<file path="design/flow/run.sh">
#!/bin/bash
# the make line also repeats each setting of config.mk as NAME=value (left out here)
make -C /OpenROAD-flow-scripts/flow DESIGN_CONFIG=/design/flow/config.mk WORK_HOME=/design/flow/orfs CLKGATE_MAP_FILE= finish
</file>
<file path="design/flow/config.mk">
export PLATFORM = sky130hd
export DESIGN_NAME = debounce
export DESIGN_NICKNAME = debounce
export VERILOG_FILES = /design/flow/design.v
export SDC_FILE = /design/flow/constraint.sdc
export NUM_CORES = 4
export LEC_CHECK = 0
export CAP_MARGIN = 10
export CELL_PAD_IN_SITES_DETAIL_PLACEMENT = 0
export CORE_ASPECT_RATIO = 0.92
export CORE_MARGIN = 2
export CORE_UTILIZATION = 70
export CTS_CLUSTER_DIAMETER = 299
export CTS_CLUSTER_SIZE = 43
export MAX_ROUTING_LAYER = met4
export PLACE_DENSITY_LB_ADDON = 0.29
export SETUP_SLACK_MARGIN = 0.5
export SLEW_MARGIN = 10
export TNS_END_PERCENT = 5
</file>
<file path="design/flow/constraint.sdc">
create_clock -name core_clock -period 1.72 [get_ports {clk}]
set_input_delay 0.3440 -clock core_clock [delete_from_list [all_inputs] [get_ports {clk}]]
set_output_delay 0.3440 -clock core_clock [all_outputs]
set_load 0.01 [all_outputs]
</file>
<file path="design/flow/design.v">
module debounce (
  clk,
  reset_n,
  data_in,
  data_out
);
  parameter WIDTH = 32;            
  parameter POLARITY = "HIGH";     
  parameter TIMEOUT = 50000;       
  parameter TIMEOUT_WIDTH = 16;    
  input wire clk;
  input wire reset_n;
  input wire [WIDTH-1:0] data_in;
  output wire [WIDTH-1:0] data_out;
  reg [TIMEOUT_WIDTH-1:0] counter [0:WIDTH-1];
  wire counter_reset [0:WIDTH-1];
  wire counter_enable [0:WIDTH-1];
  genvar i;
  generate for (i = 0; i < WIDTH; i = i+1)
  begin:  debounce_counter_loop
    always @ (posedge clk or negedge reset_n)
    begin
      if (reset_n == 0)
      begin
        counter[i] <= 0;
      end
      else
      begin
        if (counter_reset[i] == 1)   
        begin
          counter[i] <= 0;
        end
        else if (counter_enable[i] == 1)
        begin
          counter[i] <= counter[i] + 1'b1;
        end
      end
    end
    if (POLARITY == "HIGH")
    begin
      assign counter_reset[i] = (data_in[i] == 0);
      assign counter_enable[i] = (data_in[i] == 1) & (counter[i] < TIMEOUT);
      assign data_out[i] = (counter[i] == TIMEOUT) ? 1'b1 : 1'b0;
    end
    else
    begin
      assign counter_reset[i] = (data_in[i] == 1);
      assign counter_enable[i] = (data_in[i] == 0) & (counter[i] < TIMEOUT);
      assign data_out[i] = (counter[i] == TIMEOUT) ? 1'b0 : 1'b1;    
    end
  end  
  endgenerate
endmodule
</file>
==> summary.txt, run 1 <==
Die W = 216 um
area of the core = 40900 sq um
Yosys Chip Area = 29000 sq um
Nets at Floorplan = 3195
sum of net half-perimeters after detailed placement = 54100 um
Port Buf Inserts = 65
Top logic family = simple AND/OR/NAND/NOR gates
cell types occupying the most area after synthesis = sky130_fd_sc_hd__dfrtp_1 (44%), sky130_fd_sc_hd__and2_1 (7.3%), sky130_fd_sc_hd__xor2_1 (6.3%)
count of pins on the block boundary = 66
Clock Path Buffers = 3
result of the run = stopped before the end
Gate Count Post-Synth = 3097
routability cong. = 0.919
Synth mux share = 0.0190
chip area = 43000 sq um
CTS H-Tree Depth = 1
cell taking the most area after synthesis = sky130_fd_sc_hd__dfrtp_1
Warnings, synthesis = 2
Std-Cell Rows = 71
yosys aoi share = 0.0807
share of Yosys cell area claimed by the top area cell type = 0.442
Simple-Gate Area Share = 0.301
die outline height = 199 um
number of enable-type register cells in the synthesized netlist = 0
cell total in the yosys stat output = 3097
FP Util = 0.709
buffer cell driving the clock tree root = sky130_fd_sc_hd__clkbuf_16
flop and latch count out of synthesis = 512
Synth Flop Type = sky130_fd_sc_hd__dfrtp_1
most used standard cell by instance count after synthesis = sky130_fd_sc_hd__dfrtp_1
adder share = 0.0276
number of buffers inserted during clock tree synthesis = 15
Post-Syn Area per Cell = 9.36 sq um
failing step = global routing
clock tree sinks = 512
cell types with the highest counts after synthesis = sky130_fd_sc_hd__dfrtp_1 (512), sky130_fd_sc_hd__and2_1 (337), sky130_fd_sc_hd__nand2_1 (270)
Place WS = -0.830 ns
post-synth design cell area = 29000 sq um
Async S/R FF share, synth = 1.00
register share after synthesis = 0.442
count of unique library cells instantiated by Yosys = 58
area share of xor/xnor cells in the synthesized design = 0.102
==> per-stage QoR <==
step | cells | instance area, sq um
after CTS | 4380 | 37700
after detailed placement | 4334 | 35600
after global placement | 4334 | 35600
after floorplan | 3097 | 29200
==> what timing repair did <==
item | CTS
pin swaps | 217
gates resized | 520
endpoints found under the setup margin | 544
buffers inserted | 29
hold endpoints to repair | 74
hold buffers | 1
==> inputs of run 2 (changes only) <==
- CAP_MARGIN: 10 -> 20
- CELL_PAD_IN_SITES_DETAIL_PLACEMENT: 0 -> not set
- CORE_ASPECT_RATIO: 0.92 -> not set
- CORE_UTILIZATION: 70 -> 45
- CTS_CLUSTER_DIAMETER: 299 -> not set
- CTS_CLUSTER_SIZE: 43 -> not set
- MAX_ROUTING_LAYER: met4 -> not set
- PLACE_DENSITY_LB_ADDON: 0.29 -> not set
- SETUP_SLACK_MARGIN: 0.5 -> not set
- SLEW_MARGIN: 10 -> 20
- TNS_END_PERCENT: 5 -> not set
- clock period: 1.72 -> 2.15 ns (I/O delays scaled with it)
==> run 2 against run 1 <==
Against the previous run:
- now fails the layout checks on setup timing
- die size grew 54%
- synthesized area is the same
- synthesized cell count is the same
==> summary.txt, run 2 <==
category of the worst setup path capture point = output port
cell types occupying the most area after synthesis = sky130_fd_sc_hd__dfrtp_1 (44%), sky130_fd_sc_hd__and2_1 (7.3%), sky130_fd_sc_hd__xor2_1 (6.3%)
Starting DRT DRC Count = 1198
Power Sequential = 9.92 mW
via count of the first global-routing pass = 23.5k
launch point of the critical path = counter[12][12]$_DFFE_PN0P_
Final min period = 2.75 ns
Gate Count Post-Synth = 3097 (unchanged)
final antenna diode count = 0
global-route wire length before repair = 107000 um
Async S/R FF share, synth = 1.00 (unchanged)
worst path arrival time = 2.32 ns
FP Util = 0.452 (-0.257)
count of unique library cells instantiated by Yosys = 58 (unchanged)
layout checks that failed = setup timing
CTS H-Tree Depth = 2 (+1)
Post-Syn Area per Cell = 9.36 sq um (unchanged)
post-synth design cell area = 29000 sq um (unchanged)
Warnings, synthesis = 2 (unchanged)
GRT Resource Usage Total = 0.184
area of the core = 64100 sq um (+57%)
tally of nets with antenna violations remaining after routing = 0
count of maximum capacitance violations = 0
total of endpoints with negative setup slack in the final report = 35
CTS clk-pin slew, worst paths = 0.06 ns
CP Launch Type = register
DRC violation count after routing = 0
cell seen most often among critical-path stages = sky130_fd_sc_hd__or4_4
chip area = 66500 sq um (+54%)
Max-Slew Margin vs Limit = 0.489
setup repair after global routing missed its margin = yes
most used standard cell by instance count after synthesis = sky130_fd_sc_hd__dfrtp_1
Die W = 258 um (+19%)
Layout Nets = 3572
largest net degree at the start of global routing = 77
Sw Ratio = 0.231
CTS tree = built
count of pins on the block boundary = 66 (unchanged)
total clock network power = 10.3 mW
ratio of final minimum period to clock period = 1.28
Clock Path Buffers = 3 (unchanged)
Nets at Floorplan = 3195 (unchanged)
Largest Pwr Group = clock
area share of xor/xnor cells in the synthesized design = 0.102 (unchanged)
Std-Cell Rows = 93 (+31%)
mean number of vias per cell = 5.35
total via count after detailed routing = 23.4k
cell total in the yosys stat output = 3097 (unchanged)
Overflow after GRT = 0
start of the worst register-to-register path = counter[29][10]$_DFFE_PN0P_
Top delay family on crit path = simple AND/OR/NAND/NOR gates
clock tree sinks = 512 (unchanged)
Yosys Chip Area = 29000 sq um (unchanged)
power consumption = 21.4 mW
die outline height = 258 um (+29%)
power per cell area = 598 nW/um^2
Synth Flop Type = sky130_fd_sc_hd__dfrtp_1
buffer-and-inverter tally for the worst setup path = 1
worst-case clock skew = 0.0157 ns
Setup crit end = data_out[12]
antenna violations before repair = 1
Simple-Gate Area Share = 0.301 (unchanged)
critical setup path kind = register to output port
result of the run = finished with violations
clk latency late pin = 0.63 ns
wire per inst = 14.1 um
Internal Dissipation = 16.5 mW
wirelength, routed = 61600 um
Synth mux share = 0.0190 (unchanged)
end-of-flow core utilization = 0.559
Port Buf Inserts = 65 (unchanged)
Hold/Removal Path Class = input port to asynchronous set/reset pin
number of OpenROAD warnings = 61
Tightest Pin Transition = 0.764 ns
flop and latch count out of synthesis = 512 (unchanged)
Top logic family = simple AND/OR/NAND/NOR gates
share of Yosys cell area claimed by the top area cell type = 0.442 (unchanged)
register share after synthesis = 0.442 (unchanged)
sum of net half-perimeters after detailed placement = 41600 um (-23%)
clock share of power = 0.479
cell types with the highest counts after synthesis = sky130_fd_sc_hd__dfrtp_1 (512), sky130_fd_sc_hd__and2_1 (337), sky130_fd_sc_hd__nand2_1 (270)
Sequential Power Share = 0.463
Static Leakage = 16.8 nW
total number of cells along the worst setup path = 4
maximum fanout along the worst path = 2
final number of max-transition violations = 0
flop-to-flop setup slack = -0.03 ns
buffer cell driving the clock tree root = sky130_fd_sc_hd__clkbuf_16
worst endpoint required time = 1.72 ns
number of failing hold endpoints at the final stage = 0
number of buffers inserted during clock tree synthesis = 60 (+45)
worst reg-to-reg path cell count = 5
yosys aoi share = 0.0807 (unchanged)
FMAX = 0.364 GHz
routability cong. = 0.881 (-4.2%)
VDD IR-drop max = 0.633 mV
switching power total = 4.96 mW
Place WS = -0.526 ns (+0.304 ns)
Combinational Power Share = 0.058
largest stage delay on the critical path = 0.54 ns
slowest cell on the critical path = sky130_fd_sc_hd__or4_4
cell taking the most area after synthesis = sky130_fd_sc_hd__dfrtp_1
setup ws final = -0.598 ns
adder share = 0.0276 (unchanged)
Area Overhead vs Synth = 23.6%
Pre-Repair DR Iteration Count = 5
end of the worst register-to-register path = counter[29][8]$_DFFE_PN0P_
Critical Path, Cell by Cell = or4_4, or4_4, nor4_4, buf_2
number of enable-type register cells in the synthesized netlist = 0 (unchanged)
Comb power = 1.25 mW
-- run 2: final cells by class --
cell class | count | area (sq um)
clock inverter | 23 | 233
clock buffer | 90 | 1810
tap | 855 | 1070
fill | 5602 | 28300
multi-input combinational | 2378 | 16200
timing repair buffer | 395 | 3180
inverter | 127 | 477
sequential | 512 | 12800
-- run 2: repair_timing --
action,CTS,global route
hold endpoints to repair,36,0
resized,249,72
pin swaps,52,25
hold buffers,1,0
setup buffers,41,14
setup endpoints to repair,40,80
-- run 2: stage by stage --
step           area (sq um)  setup TNS [ns]  hold WS (ns)  std cells
2_1_floorplan         29000          -0.683         0.134       3097
3_3_place_gp          32700           -3.74         0.351       4216
3_5_place_dp          32700           -4.31         0.350       4216
4_1_cts               35400           -7.47         0.278       4367
5_1_grt               35800           -9.31         0.305       4380
6_report              35800           -5.56         0.299       4380
-- run 2: metal layers --
metal / global-route usage / up-vias / wire (um)
met4: 0.0493 / 2 / 1230
met5: 0 / - / 16
met1: 0.241 / 11400 / 28300
li1: - / 11700 / -
met2: 0.319 / 244 / 30000
met3: 0.0287 / 108 / 1960
==> inputs of run 3 (changes only) <==
- ABC_AREA: not set -> 1
- CAP_MARGIN: 20 -> 5
- CORE_UTILIZATION: 45 -> 72
- CTS_CLUSTER_DIAMETER: not set -> 374
- SETUP_SLACK_MARGIN: not set -> 0.58
- clock period: 2.15 -> 2.23 ns (I/O delays scaled with it)
==> run 3 against run 2 <==
Against the previous run:
- still fails the layout checks on setup timing
- combinational power barely moved
- largest power group is now registers
- register-to-register slack improved by 0.58 ns
- synthesized cell count rose by 50%
- sequential cell count unchanged
- critical path type unchanged
- critical endpoint is now data_out[10]
- highest routed layer unchanged
- clock skew is 0.0023 ns higher
- non-clock buffer count is 29 lower
==> summary.txt, run 3 <==
Comb power = 1.24 mW (about the same)
die outline height = 212 um (-18%)
Port Buf Inserts = 65 (unchanged)
number of standard cells in the layout, taps in and fillers out = 5607 (+28%)
total of endpoints with negative setup slack in the final report = 8 (-77%)
register cell area after layout = 12800 sq um (+0.20%)
number of failing hold endpoints at the final stage = 0 (unchanged)
final antenna diode count = 0 (unchanged)
total number of cells along the worst setup path = 4 (unchanged)
Gate Count Post-Synth = 4634 (+50%)
total clock network power = 9.39 mW (-9%)
Warnings, synthesis = 2 (unchanged)
setup repair after global routing missed its margin = yes
ratio of final minimum period to clock period = 1.03 (-0.243)
adder share = 0.0257 (-0.00192)
buffer cell driving the clock tree root = sky130_fd_sc_hd__clkbuf_16
result of the run = finished with violations
DRC violation count after routing = 0 (unchanged)
count of pins on the block boundary = 66 (unchanged)
cell taking the most area after synthesis = sky130_fd_sc_hd__dfrtp_1
flop-to-flop setup slack = 0.55 ns (+0.58 ns)
flop and latch count out of synthesis = 512 (unchanged)
end of the worst register-to-register path = counter[19][15]$_DFFE_PN0P_
sum of negative setup slack = -0.316 ns (+5.24 ns)
layout checks that failed = setup timing
number of enable-type register cells in the synthesized netlist = 0 (unchanged)
start of the worst register-to-register path = counter[19][0]$_DFFE_PN0P_
Synth Flop Type = sky130_fd_sc_hd__dfrtp_1
area taken by multi-input logic gates = 17300 sq um (+6.7%)
CTS H-Tree Depth = 2 (unchanged)
number of OpenROAD warnings = 62 (+1.6%)
wirelength, routed = 82700 um (+34%)
switching power total = 4.69 mW (-5.4%)
Async S/R FF share, synth = 1.00 (unchanged)
wire per inst = 14.7 um (+4.9%)
Final min period = 2.31 ns
maximum fanout along the worst path = 4 (+2)
global-route wire length before repair = 129000 um (+20%)
Tightest Pin Transition = 0.532 ns (-0.232 ns)
antenna violations before repair = 1 (unchanged)
sum of net half-perimeters after detailed placement = 49100 um (+18%)
largest net degree at the start of global routing = 77 (unchanged)
Starting DRT DRC Count = 3756 (+210%)
post-synth design cell area = 31100 sq um (+7.5%)
cell types occupying the most area after synthesis = sky130_fd_sc_hd__dfrtp_1 (41%), sky130_fd_sc_hd__nand2_1 (16%), sky130_fd_sc_hd__nor2_1 (11%)
CTS clk-pin slew, worst paths = 0.06 ns (about the same)
yosys aoi share = 0.0621 (-0.0187)
post-place instance area = 33000 sq um (+0.96%)
Nets at Floorplan = 4732 (+48%)
FMAX = 0.433 GHz
tally of nets with antenna violations remaining after routing = 0 (unchanged)
power per cell area = 535 nW/um^2 (-10%)
Sequential Power Share = 0.473 (+0.010)
Max-Slew Margin vs Limit = 0.644 (+0.155)
Std-Cell Rows = 76 (-18%)
Internal Dissipation = 15.5 mW (-5.9%)
setup ws final = -0.0779 ns (+0.520 ns)
worst-case clock skew = 0.0180 ns (+0.00230 ns)
clock tree sinks = 512 (unchanged)
Die W = 212 um (-18%)
clock share of power = 0.465 (-0.014)
Combinational Power Share = 0.062 (+0.004)
clk latency late pin = 0.62 ns (about the same)
share of Yosys cell area claimed by the top area cell type = 0.411 (-0.0308)
Synth mux share = 0 (-0.0190)
register share after synthesis = 0.411 (-0.0308)
area of the core = 42900 sq um (-33%)
critical setup path kind = register to output port
Setup crit end = data_out[10]
Final Cell Area = 37700 sq um (+5.2%)
routability cong. = 0.939 (+6.5%)
slowest cell on the critical path = sky130_fd_sc_hd__dfrtp_1
Pre-Repair DR Iteration Count = 7 (+2)
via count of the first global-routing pass = 29.3k (+24%)
chip area = 44900 sq um (-32%)
number of filler instances in the final layout = 2367 (-58%)
GRT Resource Usage Total = 0.337 (+0.153)
count of unique library cells instantiated by Yosys = 36 (-38%)
count of maximum capacitance violations = 0 (unchanged)
number of buffers inserted during clock tree synthesis = 55 (-8.3%)
Largest Pwr Group = registers
placed cells = 5300 (+26%)
Top delay family on crit path = simple AND/OR/NAND/NOR gates
category of the worst setup path capture point = output port
cell total in the yosys stat output = 4634 (+50%)
worst reg-to-reg path cell count = 7 (+2)
Simple-Gate Area Share = 0.410 (+0.109)
largest stage delay on the critical path = 0.41 ns (-0.13 ns)
Critical Path, Cell by Cell = nor2_1, nand2_1, nor4_2, buf_2
most used standard cell by instance count after synthesis = sky130_fd_sc_hd__nand2_1
area share of xor/xnor cells in the synthesized design = 0.0155 (-0.0870)
CTS tree = built
FP Util = 0.726 (+0.274)
Area Overhead vs Synth = 21.1%
Overflow after GRT = 0 (unchanged)
Power Sequential = 9.56 mW (-3.6%)
VDD IR-drop max = 0.653 mV (+3.2%)
power consumption = 20.2 mW (-5.8%)
Hold/Removal Path Class = input port to asynchronous set/reset pin
Layout Nets = 5077 (+42%)
Post-Syn Area per Cell = 6.72 sq um (-28%)
total via count after detailed routing = 32.4k (+38%)
worst path arrival time = 1.86 ns (-0.46 ns)
Yosys Chip Area = 31100 sq um (+7.5%)
Clock Path Buffers = 3 (unchanged)
Sw Ratio = 0.232 (+0.000861)
CP Launch Type = register
buffer-and-inverter tally for the worst setup path = 1 (unchanged)
Static Leakage = 18.3 nW (+9.3%)
Top logic family = simple AND/OR/NAND/NOR gates
mean number of vias per cell = 5.78 (+8.0%)
worst endpoint required time = 1.78 ns (+0.06 ns)
cell types with the highest counts after synthesis = sky130_fd_sc_hd__nand2_1 (1350), sky130_fd_sc_hd__nor2_1 (909), sky130_fd_sc_hd__dfrtp_1 (512)
launch point of the critical path = counter[10][11]$_DFFE_PN0P_
final number of max-transition violations = 0 (unchanged)
run 3: through the flow:
stage	hold slack, ns	util	setup WS, ns
final	0.331	0.879	-0.0779
after global routing	0.366	0.879	-0.128
after CTS	0.340	0.843	-0.173
after detailed placement	0.386	0.769	0.0592
after global placement	0.385	0.769	0.0793
after floorplan	0.150	-	0.671
run 3: final cells by class:
class / instances / share of cell area
Sequential cell: 512 / 0.341
Multi-Input combinational cell: 3525 / 0.460
Tap cell: 585 / 0.0194
Timing Repair Buffer: 366 / 0.0771
Inverter: 513 / 0.0529
Clock buffer: 88 / 0.0457
Clock inverter: 12 / 0.00358
Timing Repair inverter: 6 / 0.000962
run 3: what timing repair did:
item / in CTS / in global routing
pin swaps: 62 / 64
hold buffers: 1 / 0
cloned: 0 / 7
endpoints found under the setup margin: 58 / 286
gates resized: 306 / 281
setup buffers: 124 / 75
hold endpoints to repair: 38 / 0
run 3: metal layers:
metal,GRT usage,share of wire
met1,0.429,0.40
met2,0.588,0.50
met3,0.0473,0.063
met4,0.127,0.032
met5,0,0.00013
==> inputs of run 4 (changes only) <==
- CTS_CLUSTER_DIAMETER: 374 -> not set
- CTS_CLUSTER_SIZE: not set -> 27
- PLACE_DENSITY: not set -> 0.68
- SETUP_SLACK_MARGIN: 0.58 -> 0.66
- clock period: 2.23 -> 2.3 ns (I/O delays scaled with it)
==> run 4 against run 3 <==
Against the previous run:
- still fails the layout checks on setup timing
- combinational power about the same
- sequential share of layout area down 0.70 points
- global-route usage up 0.44 points
- routed wire length up 5.6%
- sequential cell count unchanged
- synthesized area unchanged
- synthesized cell count unchanged
- largest cell class unchanged
- largest power group unchanged
==> summary.txt, run 4 <==
mean number of vias per cell = 5.89 (+2.0%)
power consumption = 19.7 mW (-2.3%)
number of filler instances in the final layout = 2126 (-10%)
launch point of the critical path = counter[1][4]$_DFFE_PN0P_
area of the core = 42900 sq um (unchanged)
flop-to-flop setup slack = 0.04 ns (-0.51 ns)
cell taking the most area after synthesis = sky130_fd_sc_hd__dfrtp_1
Starting DRT DRC Count = 4387 (+17%)
Static Leakage = 18.7 nW (+2.0%)
largest net degree at the start of global routing = 93 (+21%)
count of unique library cells instantiated by Yosys = 36 (unchanged)
Die W = 212 um (unchanged)
CTS tree = built
Final min period = 2.44 ns
setup ws final = -0.135 ns (-0.0572 ns)
yosys aoi share = 0.0621 (unchanged)
Top Layer Used = met4
critical setup path kind = register to output port
number of failing hold endpoints at the final stage = 0 (unchanged)
routability cong. = 0.939 (about the same)
Nets at Floorplan = 4732 (unchanged)
final number of max-transition violations = 0 (unchanged)
end of the worst register-to-register path = counter[0][12]$_DFFE_PN0P_
Largest Pwr Group = registers
Top delay family on crit path = simple AND/OR/NAND/NOR gates
Tightest Pin Transition = 0.606 ns (+0.0734 ns)
Gate Count Post-Synth = 4634 (unchanged)
area taken by multi-input logic gates = 17600 sq um (+1.6%)
via count of the first global-routing pass = 29.6k (+1.2%)
DRC violation count after routing = 0 (unchanged)
global-route wire length before repair = 131000 um (+1.6%)
worst reg-to-reg path cell count = 17 (+10)
ratio of final minimum period to clock period = 1.06 (+0.0238)
met2 wire length = 42800 um (+3.1%)
count of maximum capacitance violations = 0 (unchanged)
FMAX = 0.411 GHz
Hold/Removal Path Class = input port to asynchronous set/reset pin
count of pins on the block boundary = 66 (unchanged)
Warnings, synthesis = 2 (unchanged)
category of the worst setup path capture point = output port
worst-case clock skew = 0.0140 ns (-0.00400 ns)
CTS clk-pin slew, worst paths = 0.06 ns (about the same)
buffer cell driving the clock tree root = sky130_fd_sc_hd__clkbuf_16
layout checks that failed = setup timing
Sw Ratio = 0.236 (+0.00354)
setup repair after global routing missed its margin = yes
Max-Slew Margin vs Limit = 0.595 (-0.0491)
wire per inst = 15.4 um (+4.5%)
Synth mux share = 0 (unchanged)
register share after synthesis = 0.411 (unchanged)
total via count after detailed routing = 33.4k (+3.0%)
Final Cell Area = 38500 sq um (+2.1%)
post-synth design cell area = 31100 sq um (unchanged)
CTS H-Tree Depth = 2 (unchanged)
post-place instance area = 32800 sq um (-0.64%)
number of buffers inserted during clock tree synthesis = 55 (unchanged)
flop and latch count out of synthesis = 512 (unchanged)
number of enable-type register cells in the synthesized netlist = 0 (unchanged)
maximum fanout along the worst path = 4 (unchanged)
Port Buf Inserts = 65 (unchanged)
chip area = 44900 sq um (unchanged)
Combinational Power Share = 0.063 (about the same)
power per cell area = 512 nW/um^2 (-4.3%)
final antenna diode count = 0 (unchanged)
area share of xor/xnor cells in the synthesized design = 0.0155 (unchanged)
clock share of power = 0.467 (+0.002)
Layout Nets = 5134 (+1.1%)
Comb power = 1.25 mW (about the same)
Std-Cell Rows = 76 (unchanged)
clk latency late pin = 0.62 ns (about the same)
total number of cells along the worst setup path = 5 (+1)
end-of-flow core utilization = 0.898 (+0.0186)
clock tree sinks = 512 (unchanged)
total of endpoints with negative setup slack in the final report = 5 (-3)
wirelength, routed = 87300 um (+5.6%)
Yosys Chip Area = 31100 sq um (unchanged)
routed length on met1 = 34600 um (+3.7%)
adder share = 0.0257 (unchanged)
slowest cell on the critical path = sky130_fd_sc_hd__dfrtp_1
cell types with the highest counts after synthesis = sky130_fd_sc_hd__nand2_1 (1350), sky130_fd_sc_hd__nor2_1 (909), sky130_fd_sc_hd__dfrtp_1 (512)
most used standard cell by instance count after synthesis = sky130_fd_sc_hd__nand2_1
share of Yosys cell area claimed by the top area cell type = 0.411 (unchanged)
Simple-Gate Area Share = 0.410 (unchanged)
Setup crit end = data_out[1]
Synth Flop Type = sky130_fd_sc_hd__dfrtp_1
cell total in the yosys stat output = 4634 (unchanged)
Pre-Repair DR Iteration Count = 9 (+2)
antenna violations before repair = 0 (-1)
die outline height = 212 um (unchanged)
Async S/R FF share, synth = 1.00 (unchanged)
register cell area after layout = 12800 sq um (about the same)
worst endpoint required time = 1.84 ns (+0.06 ns)
Post-Syn Area per Cell = 6.72 sq um (unchanged)
tally of nets with antenna violations remaining after routing = 0 (unchanged)
switching power total = 4.65 mW (-0.79%)
wire length on met3 = 6530 um (+26%)
cell types occupying the most area after synthesis = sky130_fd_sc_hd__dfrtp_1 (41%), sky130_fd_sc_hd__nand2_1 (16%), sky130_fd_sc_hd__nor2_1 (11%)
largest stage delay on the critical path = 0.42 ns (about the same)
start of the worst register-to-register path = counter[0][9]$_DFFE_PN0P_
VDD IR-drop max = 0.537 mV (-18%)
Area Overhead vs Synth = 23.6%
worst path arrival time = 1.98 ns (+0.12 ns)
result of the run = finished with violations
Overflow after GRT = 0 (unchanged)
Top logic family = simple AND/OR/NAND/NOR gates
FP Util = 0.726 (unchanged)
sum of net half-perimeters after detailed placement = 47900 um (-2.3%)
Internal Dissipation = 15.1 mW (-2.7%)
Sequential Power Share = 0.470 (-0.003)
total clock network power = 9.21 mW (-2%)
Power Sequential = 9.27 mW (-3.0%)
number of OpenROAD warnings = 62 (unchanged)
buffer-and-inverter tally for the worst setup path = 1 (unchanged)
CP Launch Type = register
Critical Path, Cell by Cell = nand2_2, nor3_2, nand4_1, nor4_2, buf_2
GRT Resource Usage Total = 0.342 (+0.00436)
Clock Path Buffers = 3 (unchanged)
==> run 4: layout make-up <==
class / count / share of cell area
timing repair buffer: 425 / 0.0892
clock inverter: 14 / 0.00507
tap: 585 / 0.0190
inverter: 513 / 0.0520
sequential: 512 / 0.333
clock buffer: 87 / 0.0428
multi-input combinational: 3525 / 0.458
timing repair inverter: 4 / 0.000715
==> run 4: per-layer routing <==
| layer | up-vias | GRT usage |
|---|---|---|
| met1 | 15500 | 0.443 |
| met2 | 1781 | 0.591 |
| met5 | - | 0 |
| met4 | 0 | 0.107 |
| met3 | 427 | 0.0541 |
| li1 | 15700 | - |
==> run 4: what timing repair did <==
item / 4_1_cts / 5_1_grt
pin swaps: 67 / 115
resized: 306 / 375
buffers inserted: 158 / 130
hold endpoints to repair: 30 / 0
endpoints found under the setup margin: 82 / 310
cloned: 0 / 5
hold buffers: 1 / 0
==> run 4: stage by stage <==
step | hold slack [ns] | TNS [ns] | cells | worst slack, ns
2_1_floorplan | 0.164 | 0 | 4634 | 0.727
3_3_place_gp | 0.364 | 0 | 5270 | 0.148
3_5_place_dp | 0.368 | 0 | 5270 | 0.141
4_1_cts | 0.310 | -0.332 | 5530 | -0.186
5_1_grt | 0.359 | -0.959 | 5665 | -0.184
6_report | 0.334 | -0.316 | 5665 | -0.135
==> inputs of run 5 (changes only) <==
- ABC_AREA: 1 -> not set
- CAP_MARGIN: 5 -> 20
- CORE_UTILIZATION: 72 -> 60
- CTS_CLUSTER_SIZE: 27 -> not set
- MAX_ROUTING_LAYER: not set -> met4
- PLACE_DENSITY: 0.68 -> not set
- SETUP_SLACK_MARGIN: 0.66 -> not set
- clock period: 2.3 -> 3.93 ns (I/O delays scaled with it)
==> run 5 against run 4 <==
Against the previous run:
- the run now finishes clean
- via count shrank 33%
- cell count shrank 33%
- core utilization shrank 22 points
- synthesized cell count shrank 33%
- register-to-register slack gained 1.3 ns
- design area shrank 16%
- worst hold slack lost 0.19 ns
- clock skew is essentially flat
- critical path type unchanged
- critical endpoint is now data_out[29]
- largest cell class unchanged
- highest routed layer unchanged
==> summary.txt, run 5 <==
result of the run = no timing/DRC/antenna violations
maximum fanout along the worst path = 6 (+2)
setup ws final = 0.231 ns (+0.366 ns)
Warnings, synthesis = 2 (unchanged)
Layout Nets = 3249 (-37%)
Overflow after GRT = 0 (unchanged)
die outline height = 224 um (+5.6%)
Comb power = 0.526 mW (-58%)
yosys aoi share = 0.0807 (+0.0187)
worst-case clock skew = 0.0140 ns (-0.0000310 ns)
Nets at Floorplan = 3195 (-32%)
cell total in the yosys stat output = 3097 (-33%)
Simple-Gate Area Share = 0.301 (-0.109)
cell taking the most area after synthesis = sky130_fd_sc_hd__dfrtp_1
Starting DRT DRC Count = 1485 (-66%)
Std-Cell Rows = 80 (+5.3%)
Die W = 224 um (+5.6%)
slowest cell on the critical path = sky130_fd_sc_hd__or4b_2
CTS clk-pin slew, worst paths = 0.06 ns (about the same)
Combinational Power Share = 0.046 (-0.017)
GRT Resource Usage Total = 0.237 (-0.105)
end of the worst register-to-register path = counter[29][12]$_DFFE_PN0P_
total clock network power = 5.46 mW (-41%)
total number of cells along the worst setup path = 4 (-1)
Clock Path Buffers = 3 (unchanged)
hold bufs inserted after CTS = 0 (-1)
count of unique library cells instantiated by Yosys = 58 (+61%)
power per cell area = 355 nW/um^2 (-31%)
DRC violation count after routing = 0 (unchanged)
flop and latch count out of synthesis = 512 (unchanged)
worst reg-to-reg path cell count = 5 (-12)
chip area = 50100 sq um (+11%)
critical setup path kind = register to output port
Sw Ratio = 0.226 (-0.00948)
FMAX = 0.270 GHz
area of the core = 47700 sq um (+11%)
share of Yosys cell area claimed by the top area cell type = 0.442 (+0.0308)
CP Launch Type = register
VDD IR-drop max = 0.342 mV (-36%)
clock tree sinks = 512 (unchanged)
Async S/R FF share, synth = 1.00 (unchanged)
sum of negative setup slack = 0 ns (+0.316 ns)
number of enable-type register cells in the synthesized netlist = 0 (unchanged)
Critical Path, Cell by Cell = or4_1, or4b_2, nor3_1, clkdlybuf4s50_1
Port Buf Inserts = 65 (unchanged)
Area Overhead vs Synth = 11.1%
Largest Pwr Group = clock
Top logic family = simple AND/OR/NAND/NOR gates
Top delay family on crit path = simple AND/OR/NAND/NOR gates
post-synth design cell area = 29000 sq um (-7.0%)
count of pins on the block boundary = 66 (unchanged)
number of filler instances in the final layout = 3812 (+79%)
cell types occupying the most area after synthesis = sky130_fd_sc_hd__dfrtp_1 (44%), sky130_fd_sc_hd__and2_1 (7.3%), sky130_fd_sc_hd__xor2_1 (6.3%)
area share of xor/xnor cells in the synthesized design = 0.102 (+0.0870)
wire per inst = 14.8 um (-3.9%)
wirelength, routed = 56500 um (-35%)
start of the worst register-to-register path = counter[29][12]$_DFFE_PN0P_
cell types with the highest counts after synthesis = sky130_fd_sc_hd__dfrtp_1 (512), sky130_fd_sc_hd__and2_1 (337), sky130_fd_sc_hd__nand2_1 (270)
register share after synthesis = 0.442 (+0.0308)
Sequential Power Share = 0.477 (+0.007)
worst path arrival time = 2.91 ns (+0.93 ns)
tally of nets with antenna violations remaining after routing = 0 (unchanged)
antenna violations before repair = 3 (+3)
worst endpoint required time = 3.14 ns (+1.30 ns)
post-CTS setup repair buffer count = 0 (-100%)
flop-to-flop setup slack = 1.35 ns (+1.31 ns)
Max-Slew Margin vs Limit = 0.383 (-0.212)
mean number of vias per cell = 5.83 (-1.1%)
register cell area after layout = 12800 sq um (-0.23%)
Hold/Removal Path Class = input port to asynchronous set/reset pin
most used standard cell by instance count after synthesis = sky130_fd_sc_hd__dfrtp_1
largest net degree at the start of global routing = 88 (-5.4%)
count of maximum capacitance violations = 0 (unchanged)
Setup crit end = data_out[29]
category of the worst setup path capture point = output port
buffer cell driving the clock tree root = sky130_fd_sc_hd__clkbuf_16
ratio of final minimum period to clock period = 0.941 (-0.117)
CTS H-Tree Depth = 2 (unchanged)
Place WS = 0.861 ns (+0.720 ns)
Synth Flop Type = sky130_fd_sc_hd__dfrtp_1
Pre-Repair DR Iteration Count = 5 (-4)
global-route wire length before repair = 100000 um (-24%)
sum of net half-perimeters after detailed placement = 37500 um (-22%)
FP Util = 0.607 (-0.119)
number of OpenROAD warnings = 60 (-3.2%)
adder share = 0.0276 (+0.00192)
Static Leakage = 14.8 nW (-21%)
Synth mux share = 0.0190 (+0.0190)
clock share of power = 0.477 (+0.010)
launch point of the critical path = counter[29][12]$_DFFE_PN0P_
clk latency late pin = 0.61 ns (about the same)
switching power total = 2.59 mW (-44%)
setup repair after global routing missed its margin = no
Power Sequential = 5.45 mW (-41%)
total via count after detailed routing = 22.2k (-33%)
area taken by multi-input logic gates = 15400 sq um (-13%)
via count of the first global-routing pass = 21.8k (-26%)
Yosys Chip Area = 29000 sq um (-7.0%)
buffer-and-inverter tally for the worst setup path = 1 (unchanged)
routability cong. = 0.864 (-8.0%)
Tightest Pin Transition = 0.918 ns (+0.312 ns)
number of failing hold endpoints at the final stage = 0 (unchanged)
number of buffers inserted during clock tree synthesis = 56 (+1.8%)
Gate Count Post-Synth = 3097 (-33%)
Post-Syn Area per Cell = 9.36 sq um (+39%)
total of endpoints with negative setup slack in the final report = 0 (-5)
CTS tree = built
Internal Dissipation = 8.85 mW (-41%)
final number of max-transition violations = 0 (unchanged)
number of gates resized after CTS = 0 (-100%)
Final min period = 3.70 ns
largest stage delay on the critical path = 0.61 ns (+0.19 ns)
[run 5: area by class of cell]
type | instances | share of cell area
antenna | 3 | 0.000233
timing repair buffer | 76 | 0.0257
inverter | 127 | 0.0148
tap | 615 | 0.0239
clock buffer | 76 | 0.0496
clock inverter | 27 | 0.00991
sequential | 512 | 0.398
multi-input combinational | 2378 | 0.478
[run 5: metal layers]
metal,global-route usage,vias to the layer above,wire length [um]
met2,0.392,319,27400
met4,0.0641,0,964
met3,0.0338,86,1810
met1,0.308,10800,26400
li1,-,11000,-
met5,-,-,0
[run 5: per-stage QoR]
step	cells	hold slack (ns)	util	area [sq um]	power, mW
floorplan	3097	0.455	-	29000	5.82
global route	3814	0.177	0.674	32200	11.9
CTS	3811	0.146	0.674	32200	11.6
global placement	3708	0.468	0.634	30300	6.06
finish	3814	0.142	0.674	32200	11.4
detailed placement	3708	0.480	0.634	30300	6.09
==> inputs of run 6 (changes only) <==
- ABC_AREA: not set -> 0
- CAP_MARGIN: 20 -> 15
- CELL_PAD_IN_SITES_GLOBAL_PLACEMENT: not set -> 3
- CORE_MARGIN: 2 -> 9
- CORE_UTILIZATION: 60 -> 42
- CTS_CLUSTER_DIAMETER: not set -> 287
- MAX_ROUTING_LAYER: met4 -> met5
- PLACE_DENSITY_LB_ADDON: not set -> 0.09
- SETUP_SLACK_MARGIN: not set -> 0.13
- SLEW_MARGIN: 20 -> 40
- clock period: 3.93 -> 3.66 ns (I/O delays scaled with it)
==> run 6 against run 5 <==
Against the previous run:
- setup slack gained 0.053 ns
- via count shrank 1.1%
- synthesized area is the same
- die size grew 57%
- critical path depth grew 1
- critical path type unchanged
- critical endpoint is now data_out[10]
- largest power group unchanged
==> summary.txt, run 6 <==
result of the run = no timing/DRC/antenna violations
wirelength, routed = 61200 um (+8.3%)
Top logic family = simple AND/OR/NAND/NOR gates
area share of xor/xnor cells in the synthesized design = 0.102 (unchanged)
CTS H-Tree Depth = 2 (unchanged)
category of the worst setup path capture point = output port
Power Sequential = 5.86 mW (+7.5%)
global-route met3 utilization = 0.0238 (-0.0100)
switching power total = 2.89 mW (+12%)
flop and latch count out of synthesis = 512 (unchanged)
post-CTS setup repair buffer count = 0 (unchanged)
Largest Pwr Group = clock
Max-Slew Margin vs Limit = 0.472 (+0.0894)
hold bufs inserted after CTS = 0 (unchanged)
Starting DRT DRC Count = 1108 (-25%)
most used standard cell by instance count after synthesis = sky130_fd_sc_hd__dfrtp_1
DRC violation count after routing = 0 (unchanged)
adder share = 0.0276 (unchanged)
CP Launch Type = register
Top delay family on crit path = simple AND/OR/NAND/NOR gates
total clock network power = 6.30 mW (+15%)
count of maximum capacitance violations = 0 (unchanged)
final number of max-transition violations = 0 (unchanged)
tally of nets with antenna violations remaining after routing = 0 (unchanged)
Simple-Gate Area Share = 0.301 (unchanged)
setup repair after global routing missed its margin = no
largest stage delay on the critical path = 0.61 ns (about the same)
Warnings, synthesis = 2 (unchanged)
cell types with the highest counts after synthesis = sky130_fd_sc_hd__dfrtp_1 (512), sky130_fd_sc_hd__and2_1 (337), sky130_fd_sc_hd__nand2_1 (270)
buffer cell driving the clock tree root = sky130_fd_sc_hd__clkbuf_16
share of Yosys cell area claimed by the top area cell type = 0.442 (unchanged)
Overflow after GRT = 0 (unchanged)
area of the core = 67800 sq um (+42%)
total of endpoints with negative setup slack in the final report = 0 (unchanged)
FMAX = 0.296 GHz
largest net degree at the start of global routing = 80 (-9.1%)
Internal Dissipation = 9.85 mW (+11%)
setup ws final = 0.283 ns (+0.0527 ns)
die outline height = 281 um (+25%)
VDD IR-drop max = 0.373 mV (+9.3%)
ratio of final minimum period to clock period = 0.923 (-0.0187)
Std-Cell Rows = 95 (+19%)
power consumption = 12.7 mW (+11%)
CTS clk-pin slew, worst paths = 0.06 ns (about the same)
flop-to-flop setup slack = 1.10 ns (-0.25 ns)
sum of net half-perimeters after detailed placement = 40600 um (+8.4%)
count of unique library cells instantiated by Yosys = 58 (unchanged)
start of the worst register-to-register path = counter[29][12]$_DFFE_PN0P_
cell taking the most area after synthesis = sky130_fd_sc_hd__dfrtp_1
mean number of vias per cell = 5.40 (-7.4%)
worst path arrival time = 2.64 ns (-0.27 ns)
cell types occupying the most area after synthesis = sky130_fd_sc_hd__dfrtp_1 (44%), sky130_fd_sc_hd__and2_1 (7.3%), sky130_fd_sc_hd__xor2_1 (6.3%)
Layout Nets = 3257 (+0.25%)
Synth mux share = 0.0190 (unchanged)
via count of the first global-routing pass = 22.1k (+1.4%)
CTS tree = built
wire per inst = 15.0 um (+1.3%)
Yosys Chip Area = 29000 sq um (unchanged)
number of buffers inserted during clock tree synthesis = 61 (+8.9%)
Sequential Power Share = 0.460 (-0.017)
final antenna diode count = 0 (-3)
Async S/R FF share, synth = 1.00 (unchanged)
number of OpenROAD warnings = 58 (-3.3%)
count of pins on the block boundary = 66 (unchanged)
launch point of the critical path = counter[10][0]$_DFFE_PN0P_
Combinational Power Share = 0.045 (about the same)
Clock Path Buffers = 3 (unchanged)
register share after synthesis = 0.442 (unchanged)
worst-case clock skew = 0.0207 ns (+0.00669 ns)
Gate Count Post-Synth = 3097 (unchanged)
global-route wire length before repair = 107000 um (+7.2%)
critical setup path kind = register to output port
worst endpoint required time = 2.93 ns (-0.21 ns)
post-synth design cell area = 29000 sq um (unchanged)
maximum fanout along the worst path = 4 (-2)
antenna violations before repair = 1 (-2)
buffer-and-inverter tally for the worst setup path = 2 (+1)
Die W = 281 um (+25%)
Critical Path, Cell by Cell = inv_1, ha_1, or4bb_1, nor3_1, clkdlybuf4s50_1
clk latency late pin = 0.62 ns (about the same)
FP Util = 0.428 (-0.179)
Nets at Floorplan = 3195 (unchanged)
total via count after detailed routing = 22.0k (-1.1%)
routability cong. = 0.791 (-8.4%)
Place WS = 0.490 ns (-0.371 ns)
yosys aoi share = 0.0807 (unchanged)
end-of-flow core utilization = 0.484 (-0.190)
total number of cells along the worst setup path = 5 (+1)
slowest cell on the critical path = sky130_fd_sc_hd__clkdlybuf4s50_1
worst reg-to-reg path cell count = 5 (unchanged)
Final min period = 3.38 ns
number of failing hold endpoints at the final stage = 0 (unchanged)
gr busiest metal = met2
GR Util met1 = 0.212 (-0.0958)
Setup crit end = data_out[10]
clock share of power = 0.495 (+0.018)
Sw Ratio = 0.227 (+0.000423)
clock tree sinks = 512 (unchanged)
met2 usage in global routing = 0.258 (-0.134)
Final Cell Area = 32800 sq um (+1.9%)
Synth Flop Type = sky130_fd_sc_hd__dfrtp_1
GRT Resource Usage Total = 0.156 (-0.0813)
number of enable-type register cells in the synthesized netlist = 0 (unchanged)
Area Overhead vs Synth = 13.2%
power per cell area = 388 nW/um^2 (+9.3%)
Port Buf Inserts = 65 (unchanged)
sum of negative setup slack = 0 ns (unchanged)
end of the worst register-to-register path = counter[29][14]$_DFFE_PN0P_
Post-Syn Area per Cell = 9.36 sq um (unchanged)
cell total in the yosys stat output = 3097 (unchanged)
chip area = 78800 sq um (+57%)
Comb power = 0.574 mW (+9.1%)
Static Leakage = 15.0 nW (+0.97%)
Tightest Pin Transition = 0.792 ns (-0.126 ns)
Pre-Repair DR Iteration Count = 5 (unchanged)
Hold/Removal Path Class = input port to asynchronous set/reset pin
post-place instance area = 30600 sq um (+1.2%)
[run 6: metal layers]
metal,share of wire,routed length [um],vias to the layer above
met3,0.032,1960,80
met4,0.017,1020,2
met1,0.49,29700,10700
li1,-,-,11000
met5,0.00021,13,-
met2,0.47,28500,221
[run 6: what timing repair did]
item                                    CTS  global route
gates resized                             8             9
pin swaps                                 0             0
endpoints found under the setup margin    5             8
endpoints found under the hold margin     0             0
cloned                                    0             0
[run 6: metrics by stage]
stage | hold WS [ns] | std cells
floorplan | 0.436 | 3097
global placement | 0.467 | 3969
detailed placement | 0.483 | 3969
CTS | 0.0955 | 4077
global route | 0.113 | 4077
finish | 0.102 | 4077
[run 6: cell type report]
type / count / area, sq um
Sequential cell: 512 / 12800
Timing Repair Buffer: 79 / 846
Clock buffer: 83 / 1750
Fill cell: 6302 / 35000
Tap cell: 873 / 1090
Clock inverter: 25 / 337
Inverter: 127 / 477
Multi-Input combinational cell: 2378 / 15500
==> inputs of run 7 (changes only) <==
- ABC_AREA: 0 -> 1
- CAP_MARGIN: 15 -> 20
- CELL_PAD_IN_SITES_GLOBAL_PLACEMENT: 3 -> not set
- CORE_MARGIN: 9 -> 2
- CORE_UTILIZATION: 42 -> 72
- CTS_CLUSTER_DIAMETER: 287 -> 400
- MAX_ROUTING_LAYER: met5 -> not set
- PLACE_DENSITY_LB_ADDON: 0.09 -> not set
- SETUP_SLACK_MARGIN: 0.13 -> not set
- SLEW_MARGIN: 40 -> 20
- clock period: 3.66 -> 2.5 ns (I/O delays scaled with it)
==> run 7 against run 6 <==
Against the previous run:
- first-iteration DRC count rose by 120%
- global-route usage increased by 16 points
- sequential cell count did not move
- critical path type unchanged
==> summary.txt, run 7 <==
Starting DRT DRC Count = 2481 (+120%)
area of the core = 42900 sq um (-37%)
number of OpenROAD warnings = 61 (+5.2%)
Pre-Repair DR Iteration Count = 6 (+1)
routability cong. = 0.933 (+18%)
worst reg-to-reg path cell count = 10 (+5)
slowest cell on the critical path = sky130_fd_sc_hd__dfrtp_1
Comb power = 0.875 mW (+52%)
buffer-and-inverter tally for the worst setup path = 2 (unchanged)
die outline height = 212 um (-24%)
share of Yosys cell area claimed by the top area cell type = 0.411 (-0.0308)
via count of the first global-routing pass = 28.0k (+27%)
count of pins on the block boundary = 66 (unchanged)
global-route wire length before repair = 121000 um (+13%)
count of maximum capacitance violations = 0 (unchanged)
Hold/Removal Path Class = input port to asynchronous set/reset pin
cell types occupying the most area after synthesis = sky130_fd_sc_hd__dfrtp_1 (41%), sky130_fd_sc_hd__nand2_1 (16%), sky130_fd_sc_hd__nor2_1 (11%)
total number of cells along the worst setup path = 5 (unchanged)
adder share = 0.0257 (-0.00192)
VDD IR-drop max = 0.650 mV (+74%)
CP Launch Type = register
critical setup path kind = register to output port
number of enable-type register cells in the synthesized netlist = 0 (unchanged)
Die W = 212 um (-24%)
result of the run = no timing/DRC/antenna violations
tally of nets with antenna violations remaining after routing = 0 (unchanged)
Synth mux share = 0 (-0.0190)
Simple-Gate Area Share = 0.410 (+0.109)
launch point of the critical path = counter[15][0]$_DFFE_PN0P_
CTS tree = built
Sequential Power Share = 0.470 (+0.010)
Async S/R FF share, synth = 1.00 (unchanged)
Layout Nets = 4837 (+49%)
CTS H-Tree Depth = 2 (unchanged)
Warnings, synthesis = 2 (unchanged)
area share of xor/xnor cells in the synthesized design = 0.0155 (-0.0870)
Static Leakage = 16.8 nW (+12%)
Critical Path, Cell by Cell = inv_1, ha_1, nand3_1, nor4_1, dlygate4sd2_1
Nets at Floorplan = 4732 (+48%)
maximum fanout along the worst path = 3 (-1)
flop and latch count out of synthesis = 512 (unchanged)
mean number of vias per cell = 5.56 (+3.1%)
GRT Resource Usage Total = 0.317 (+0.161)
Largest Pwr Group = clock
worst-case clock skew = 0.0104 ns (-0.0103 ns)
start of the worst register-to-register path = counter[9][7]$_DFFE_PN0P_
final number of max-transition violations = 0 (unchanged)
Sw Ratio = 0.227 (+0.000252)
total clock network power = 8.73 mW (+39%)
Port Buf Inserts = 65 (unchanged)
FMAX = 0.404 GHz
end of the worst register-to-register path = counter[9][8]$_DFFE_PN0P_
Max-Slew Margin vs Limit = 0.569 (+0.0971)
Combinational Power Share = 0.048 (+0.003)
Tightest Pin Transition = 0.644 ns (-0.148 ns)
chip area = 44900 sq um (-43%)
cell taking the most area after synthesis = sky130_fd_sc_hd__dfrtp_1
Area Overhead vs Synth = 11.6%
largest net degree at the start of global routing = 76 (-5.0%)
switching power total = 4.11 mW (+43%)
total of endpoints with negative setup slack in the final report = 0 (unchanged)
Clock Path Buffers = 3 (unchanged)
most used standard cell by instance count after synthesis = sky130_fd_sc_hd__nand2_1
FP Util = 0.726 (+0.299)
Yosys Chip Area = 31100 sq um (+7.5%)
Top delay family on crit path = buffers and inverters
Internal Dissipation = 14.0 mW (+42%)
buffer cell driving the clock tree root = sky130_fd_sc_hd__clkbuf_16
Top logic family = simple AND/OR/NAND/NOR gates
Gate Count Post-Synth = 4634 (+50%)
setup ws final = 0.0245 ns (-0.259 ns)
Power Sequential = 8.52 mW (+45%)
yosys aoi share = 0.0621 (-0.0187)
DRC violation count after routing = 0 (unchanged)
Post-Syn Area per Cell = 6.72 sq um (-28%)
register share after synthesis = 0.411 (-0.0308)
category of the worst setup path capture point = output port
ratio of final minimum period to clock period = 0.990 (+0.0676)
clk latency late pin = 0.61 ns (about the same)
minimum hold slack = 0.387 ns (+0.285 ns)
Overflow after GRT = 0 (unchanged)
largest stage delay on the critical path = 0.41 ns (-0.20 ns)
wirelength, routed = 70100 um (+14%)
worst endpoint required time = 2.00 ns (-0.93 ns)
Setup crit end = data_out[15]
number of failing hold endpoints at the final stage = 0 (unchanged)
Place WS = 0.259 ns (-0.231 ns)
clock tree sinks = 512 (unchanged)
CTS clk-pin slew, worst paths = 0.06 ns (about the same)
cell types with the highest counts after synthesis = sky130_fd_sc_hd__nand2_1 (1350), sky130_fd_sc_hd__nor2_1 (909), sky130_fd_sc_hd__dfrtp_1 (512)
antenna violations before repair = 0 (-1)
Synth Flop Type = sky130_fd_sc_hd__dfrtp_1
Std-Cell Rows = 76 (-20%)
total via count after detailed routing = 29.9k (+36%)
cell total in the yosys stat output = 4634 (+50%)
number of buffers inserted during clock tree synthesis = 54 (-11%)
count of unique library cells instantiated by Yosys = 36 (-38%)
sum of net half-perimeters after detailed placement = 48200 um (+19%)
clock share of power = 0.482 (-0.013)
Final min period = 2.48 ns
wire per inst = 13.1 um (-13%)
power per cell area = 522 nW/um^2 (+34%)
worst path arrival time = 1.98 ns (-0.66 ns)
flop-to-flop setup slack = 0.50 ns (-0.60 ns)
post-synth design cell area = 31100 sq um (+7.5%)
==> run 7: final cells by class <==
cell class / instances / area [sq um]
diodes: 1 / 2.50
clock buffers: 73 / 1600
clock inverters: 27 / 360
fillers: 3090 / 8140
inverters: 513 / 1930
multi-input cells: 3524 / 16100
flip-flops and latches: 512 / 12800
well taps: 585 / 732
repair buffers: 134 / 1200
==> run 7: metrics by stage <==
step	cell area (sq um)	util	cells	setup TNS, ns	power, mW
5_1_grt	34700	0.810	5368	-0.0658	18.8
4_1_cts	34700	0.809	5363	-0.0118	18.3
6_report	34700	0.810	5369	0	18.1
3_3_place_gp	32600	0.761	5252	0	9.50
3_5_place_dp	32600	0.761	5252	0	9.54
2_1_floorplan	31100	-	4634	0	9.11
==> run 7: timing repair <==
action,4_1_cts,5_1_grt
pin swaps,2,6
hold buffers,1,0
buffers inserted,10,5
endpoints found under the setup margin,32,23
resized,51,52
endpoints found under the hold margin,29,0
gates cloned,0,0
==> run 7: layer usage <==
metal,global-route usage,routed length (um),up-vias
met2,0.541,33800,755
met5,0,0,-
met1,0.416,31200,13900
met4,0.114,1800,0
met3,0.0403,3300,158
li1,-,-,15100
==> inputs of run 8 (changes only) <==
- CAP_MARGIN: 20 -> 25
- CORE_ASPECT_RATIO: not set -> 1.75
- CORE_MARGIN: 2 -> 7
- CORE_UTILIZATION: 72 -> 40
- CTS_CLUSTER_DIAMETER: 400 -> not set
- GPL_ROUTABILITY_DRIVEN: not set -> 0
- GPL_TIMING_DRIVEN: not set -> 1
- HOLD_SLACK_MARGIN: not set -> 0.03
- MAX_ROUTING_LAYER: not set -> met4
- MIN_ROUTING_LAYER: not set -> met2
- TNS_END_PERCENT: not set -> 20
- clock period: 2.5 -> 5.67 ns (I/O delays scaled with it)
==> run 8 against run 7 <==
Against the previous run:
- still clean on timing, DRC and antenna
- combinational power shrank 59%
- routed wire length grew 8.3%
- setup slack gained 1.9 ns
- sequential power shrank 56%
- clock skew grew 0.019 ns
- register-to-register slack gained 3.2 ns
- global-route usage shrank 5.0 points
- design area shrank 0.39%
- cell count grew 7.2%
- sequential share of layout area grew 0.13 points
- power shrank 57%
- die size grew 92%
==> summary.txt, run 8 <==
Post-Syn Area per Cell = 6.72 sq um (unchanged)
power consumption = 7.85 mW (-57%)
Synth Flop Type = sky130_fd_sc_hd__dfrtp_1
die outline height = 383 um (+81%)
clock share of power = 0.476 (-0.006)
wire per inst = 13.2 um (+1.1%)
clock tree sinks = 512 (unchanged)
worst reg-to-reg path cell count = 9 (-1)
maximum fanout along the worst path = 5 (+2)
post-CTS setup repair buffer count = 0 (-10)
mean number of vias per cell = 7.12 (+28%)
Setup crit end = data_out[11]
count of maximum capacitance violations = 0 (unchanged)
Tightest Pin Transition = 0.874 ns (+0.230 ns)
Top logic family = simple AND/OR/NAND/NOR gates
worst path arrival time = 2.62 ns (+0.64 ns)
Synth mux share = 0 (unchanged)
total via count after detailed routing = 40.9k (+37%)
category of the worst setup path capture point = output port
launch point of the critical path = counter[11][4]$_DFFE_PN0P_
Top delay family on crit path = simple AND/OR/NAND/NOR gates
FP Util = 0.404 (-0.323)
Internal Dissipation = 5.94 mW (-58%)
Comb power = 0.359 mW (-59%)
CP Launch Type = register
count of unique library cells instantiated by Yosys = 36 (unchanged)
total number of cells along the worst setup path = 5 (unchanged)
Clock Path Buffers = 3 (unchanged)
Layout Nets = 4776 (-1.3%)
tally of nets with antenna violations remaining after routing = 0 (unchanged)
post-synth design cell area = 31100 sq um (unchanged)
Starting DRT DRC Count = 7306 (+190%)
GRT Resource Usage Total = 0.267 (-0.0498)
antenna violations before repair = 0 (unchanged)
cell taking the most area after synthesis = sky130_fd_sc_hd__dfrtp_1
Overflow after GRT = 0 (unchanged)
chip area = 86200 sq um (+92%)
Area Overhead vs Synth = 11.1%
buffer-and-inverter tally for the worst setup path = 1 (-1)
via count of the first global-routing pass = 39.6k (+41%)
Critical Path, Cell by Cell = nand2_1, nor3_1, nand4_1, nor4_1, clkdlybuf4s50_1
most used standard cell by instance count after synthesis = sky130_fd_sc_hd__nand2_1
critical setup path kind = register to output port
wirelength, routed = 75900 um (+8.3%)
number of gates resized after CTS = 0 (-100%)
Combinational Power Share = 0.046 (-0.002)
area of the core = 77200 sq um (+80%)
number of OpenROAD warnings = 61 (unchanged)
buffer cell driving the clock tree root = sky130_fd_sc_hd__clkbuf_16
Max-Slew Margin vs Limit = 0.417 (-0.152)
start of the worst register-to-register path = counter[5][8]$_DFFE_PN0P_
Port Buf Inserts = 65 (unchanged)
number of enable-type register cells in the synthesized netlist = 0 (unchanged)
area share of xor/xnor cells in the synthesized design = 0.0155 (unchanged)
largest stage delay on the critical path = 0.68 ns (+0.27 ns)
total clock network power = 3.74 mW (-57%)
ratio of final minimum period to clock period = 0.662 (-0.328)
Sw Ratio = 0.244 (+0.0167)
cell types occupying the most area after synthesis = sky130_fd_sc_hd__dfrtp_1 (41%), sky130_fd_sc_hd__nand2_1 (16%), sky130_fd_sc_hd__nor2_1 (11%)
adder share = 0.0257 (unchanged)
Static Leakage = 16.3 nW (-2.8%)
setup repair after global routing missed its margin = no
instance count along the most critical hold path = 1
flop-to-flop setup slack = 3.70 ns (+3.20 ns)
VDD IR-drop max = 0.258 mV (-60%)
startpoint of the tightest hold check path = counter[25][15]$_DFFE_PN0P_
total of endpoints with negative setup slack in the final report = 0 (unchanged)
switching power total = 1.91 mW (-53%)
register share after synthesis = 0.411 (unchanged)
hold bufs inserted after CTS = 0 (-1)
Die W = 225 um (+6.1%)
post-place instance area = 32800 sq um (+0.41%)
count of pins on the block boundary = 66 (unchanged)
Final min period = 3.75 ns
result of the run = no timing/DRC/antenna violations
yosys aoi share = 0.0621 (unchanged)
FMAX = 0.266 GHz
worst-case clock skew = 0.0295 ns (+0.0191 ns)
global-route wire length before repair = 127000 um (+4.4%)
number of buffers inserted during clock tree synthesis = 54 (unchanged)
share of Yosys cell area claimed by the top area cell type = 0.411 (unchanged)
Final Cell Area = 34600 sq um (-0.39%)
Warnings, synthesis = 2 (unchanged)
largest net degree at the start of global routing = 105 (+38%)
Largest Pwr Group = registers
clk latency late pin = 0.64 ns (+0.03 ns)
slowest cell on the critical path = sky130_fd_sc_hd__clkdlybuf4s50_1
Power Sequential = 3.76 mW (-56%)
CTS H-Tree Depth = 2 (unchanged)
Nets at Floorplan = 4732 (unchanged)
DRC violation count after routing = 0 (unchanged)
cell total in the yosys stat output = 4634 (unchanged)
Std-Cell Rows = 135 (+78%)
end of the worst register-to-register path = counter[5][6]$_DFFE_PN0P_
CTS tree = built
Pre-Repair DR Iteration Count = 10 (+4)
Sequential Power Share = 0.478 (+0.008)
sum of negative setup slack = 0 ns (unchanged)
power per cell area = 227 nW/um^2 (-57%)
sum of net half-perimeters after detailed placement = 53000 um (+10%)
Simple-Gate Area Share = 0.410 (unchanged)
number of failing hold endpoints at the final stage = 0 (unchanged)
end-of-flow core utilization = 0.448 (-0.362)
final number of max-transition violations = 0 (unchanged)
Hold/Removal Path Class = register to register
worst endpoint required time = 4.54 ns (+2.54 ns)
Gate Count Post-Synth = 4634 (unchanged)
Min-Delay Endpoint = counter[25][15]$_DFFE_PN0P_
cell types with the highest counts after synthesis = sky130_fd_sc_hd__nand2_1 (1350), sky130_fd_sc_hd__nor2_1 (909), sky130_fd_sc_hd__dfrtp_1 (512)
flop and latch count out of synthesis = 512 (unchanged)
CTS clk-pin slew, worst paths = 0.07 ns (about the same)
Async S/R FF share, synth = 1.00 (unchanged)
Yosys Chip Area = 31100 sq um (unchanged)
## run 8: layer usage
layer | up-vias | GRT usage | routed length (um)
li1 | 14800 | - | -
met1 | 15500 | - | 0
met2 | 9639 | 0.355 | 44600
met3 | 1019 | 0.285 | 24500
met4 | 0 | 0.0555 | 6820
met5 | - | - | 0
## run 8: stage by stage
step	setup WS, ns	hold WS, ns	std cells
finish	1.92	0.492	5753
global route	1.68	0.524	5749
CTS	1.90	0.495	5748
detailed placement	2.59	0.481	5648
global placement	2.59	0.473	5648
floorplan	3.42	0.463	4634
## run 8: layout make-up
class,count,area (sq um)
Clock buffer,71,1530
Timing Repair Buffer,73,753
Clock inverter,29,303
Multi-Input combinational cell,3524,16000
Fill cell,8084,42600
Antenna cell,4,10.0
Inverter,513,1930
Sequential cell,512,12800
Tap cell,1027,1280
==> inputs of run 9 (changes only) <==
- CAP_MARGIN: 25 -> 5
- CORE_ASPECT_RATIO: 1.75 -> not set
- CORE_MARGIN: 7 -> 2
- CORE_UTILIZATION: 40 -> 70
- CTS_CLUSTER_SIZE: not set -> 27
- GPL_ROUTABILITY_DRIVEN: 0 -> not set
- GPL_TIMING_DRIVEN: 1 -> not set
- HOLD_SLACK_MARGIN: 0.03 -> not set
- MAX_ROUTING_LAYER: met4 -> not set
- MIN_ROUTING_LAYER: met2 -> not set
- TNS_END_PERCENT: 20 -> not set
- clock period: 5.67 -> 2.3 ns (I/O delays scaled with it)
==> run 9 against run 8 <==
Against the previous run:
- the layout now fails its checks (setup timing)
- largest power group is now clock
- synthesized cell count stayed put
- critical path type unchanged
- non-clock buffer count is 161 higher
- count of clock-buffer cells in the layout is 13 higher
- synthesized area stayed put
==> summary.txt, run 9 <==
clock tree sinks = 512 (unchanged)
ratio of final minimum period to clock period = 1.01 (+0.346)
flop-to-flop setup slack = 0.36 ns (-3.34 ns)
largest net degree at the start of global routing = 80 (-24%)
Hold/Removal Path Class = input port to asynchronous set/reset pin
sum of net half-perimeters after detailed placement = 48600 um (-8.4%)
number of OpenROAD warnings = 62 (+1.6%)
Top logic family = simple AND/OR/NAND/NOR gates
Die W = 215 um (-4.4%)
Combinational Power Share = 0.053 (+0.007)
Final min period = 2.32 ns
maximum fanout along the worst path = 5 (unchanged)
Starting DRT DRC Count = 2603 (-64%)
switching power total = 4.45 mW (+130%)
Comb power = 1.05 mW (+190%)
Setup crit end = data_out[29]
gr busiest metal = met2
total clock network power = 9.29 mW (+150%)
layout checks that failed = setup timing
area share of xor/xnor cells in the synthesized design = 0.0155 (unchanged)
FMAX = 0.431 GHz
yosys aoi share = 0.0621 (unchanged)
setup repair after global routing missed its margin = yes
met2 usage in global routing = 0.529 (+0.174)
final number of max-transition violations = 0 (unchanged)
Overflow after GRT = 0 (unchanged)
buffer cell driving the clock tree root = sky130_fd_sc_hd__clkbuf_16
post-place instance area = 32900 sq um (+0.52%)
CP Launch Type = register
Critical Path, Cell by Cell = nor3_2, nand4_1, nor4_4, buf_2
cell types with the highest counts after synthesis = sky130_fd_sc_hd__nand2_1 (1350), sky130_fd_sc_hd__nor2_1 (909), sky130_fd_sc_hd__dfrtp_1 (512)
worst endpoint required time = 1.84 ns (-2.70 ns)
chip area = 46200 sq um (-46%)
largest stage delay on the critical path = 0.44 ns (-0.24 ns)
clk latency late pin = 0.60 ns (-0.04 ns)
critical setup path kind = register to output port
flop and latch count out of synthesis = 512 (unchanged)
most used standard cell by instance count after synthesis = sky130_fd_sc_hd__nand2_1
Area Overhead vs Synth = 14.5%
global-route wire length before repair = 126000 um (-0.69%)
VDD IR-drop max = 0.642 mV (+150%)
Gate Count Post-Synth = 4634 (unchanged)
wirelength, routed = 73500 um (-3.2%)
setup ws final = -0.0179 ns (-1.93 ns)
GRT Resource Usage Total = 0.313 (+0.0466)
post-synth design cell area = 31100 sq um (unchanged)
Top delay family on crit path = simple AND/OR/NAND/NOR gates
Port Buf Inserts = 65 (unchanged)
worst reg-to-reg path cell count = 10 (+1)
die outline height = 215 um (-44%)
Tightest Pin Transition = 0.644 ns (-0.230 ns)
FP Util = 0.707 (+0.304)
worst path arrival time = 1.86 ns (-0.76 ns)
total number of cells along the worst setup path = 4 (-1)
CTS clk-pin slew, worst paths = 0.06 ns (about the same)
wire per inst = 13.4 um (+1.7%)
Clock Path Buffers = 3 (unchanged)
tally of nets with antenna violations remaining after routing = 0 (unchanged)
launch point of the critical path = counter[29][5]$_DFFE_PN0P_
Warnings, synthesis = 2 (unchanged)
Std-Cell Rows = 77 (-43%)
number of enable-type register cells in the synthesized netlist = 0 (unchanged)
number of failing hold endpoints at the final stage = 0 (unchanged)
minimum hold slack = 0.339 ns (-0.153 ns)
register share after synthesis = 0.411 (unchanged)
clock share of power = 0.474 (-0.002)
Static Leakage = 17.3 nW (+6.3%)
share of Yosys cell area claimed by the top area cell type = 0.411 (unchanged)
start of the worst register-to-register path = counter[20][7]$_DFFE_PN0P_
Max-Slew Margin vs Limit = 0.569 (+0.152)
number of filler instances in the final layout = 3176 (-61%)
CTS H-Tree Depth = 2 (unchanged)
Largest Pwr Group = clock
slowest cell on the critical path = sky130_fd_sc_hd__dfrtp_2
Layout Nets = 4937 (+3.4%)
Post-Syn Area per Cell = 6.72 sq um (unchanged)
routability cong. = 0.911
adder share = 0.0257 (unchanged)
Nets at Floorplan = 4732 (unchanged)
sum of negative setup slack = -0.0252 ns (-0.0252 ns)
cell total in the yosys stat output = 4634 (unchanged)
power per cell area = 549 nW/um^2 (+140%)
GR Util met1 = 0.420 (+0.420)
number of buffers inserted during clock tree synthesis = 54 (unchanged)
Synth mux share = 0 (unchanged)
area of the core = 44000 sq um (-43%)
Sequential Power Share = 0.473 (-0.005)
Sw Ratio = 0.227 (-0.0164)
Power Sequential = 9.26 mW (+150%)
Pre-Repair DR Iteration Count = 8 (-2)
Yosys Chip Area = 31100 sq um (unchanged)
power consumption = 19.6 mW (+150%)
Internal Dissipation = 15.1 mW (+150%)
area taken by multi-input logic gates = 16400 sq um (+2.3%)
via count of the first global-routing pass = 28.6k (-28%)
cell taking the most area after synthesis = sky130_fd_sc_hd__dfrtp_1
worst-case clock skew = 0.0107 ns (-0.0187 ns)
Synth Flop Type = sky130_fd_sc_hd__dfrtp_1
Async S/R FF share, synth = 1.00 (unchanged)
cell types occupying the most area after synthesis = sky130_fd_sc_hd__dfrtp_1 (41%), sky130_fd_sc_hd__nand2_1 (16%), sky130_fd_sc_hd__nor2_1 (11%)
Simple-Gate Area Share = 0.410 (unchanged)
global-route met3 utilization = 0.0426 (-0.242)
antenna violations before repair = 2 (+2)
end of the worst register-to-register path = counter[20][5]$_DFFE_PN0P_
register cell area after layout = 12800 sq um (+0.14%)
mean number of vias per cell = 5.59 (-21%)
total of endpoints with negative setup slack in the final report = 2 (+2)
buffer-and-inverter tally for the worst setup path = 1 (unchanged)
count of pins on the block boundary = 66 (unchanged)
DRC violation count after routing = 0 (unchanged)
result of the run = finished with violations
CTS tree = built
Final Cell Area = 35700 sq um (+3.0%)
total via count after detailed routing = 30.6k (-25%)
count of unique library cells instantiated by Yosys = 36 (unchanged)
count of maximum capacitance violations = 0 (unchanged)
category of the worst setup path capture point = output port
-- run 9: layout make-up --
cell class	count	area share
tap	592	0.0208
sequential	512	0.360
antenna	2	0.000140
timing repair buffer	234	0.0531
clock buffer	84	0.0465
clock inverter	16	0.00667
multi-input combinational	3524	0.459
inverter	513	0.0541
-- run 9: timing repair --
action,in CTS,in global routing
endpoints found under the setup margin,32,28
gates resized,178,70
hold buffers,1,0
setup buffers,39,37
pin swaps,14,24
hold endpoints to repair,23,0
-- run 9: per-stage QoR --
stage / std cells / worst slack, ns / util
after floorplan: 4634 / 0.727 / -
final: 5477 / -0.0179 / 0.810
after global placement: 5298 / 0.0888 / 0.748
after detailed placement: 5298 / 0.0885 / 0.748
after CTS: 5438 / -0.0977 / 0.801
after global routing: 5475 / -0.143 / 0.810
-- run 9: routing by layer --
metal	share of wire	wire length [um]
met1	0.44	32300
met4	0.022	1600
met2	0.48	35400
met5	0	0
met3	0.057	4180
No activity file was given, so power comes from the tool's default toggle rates.
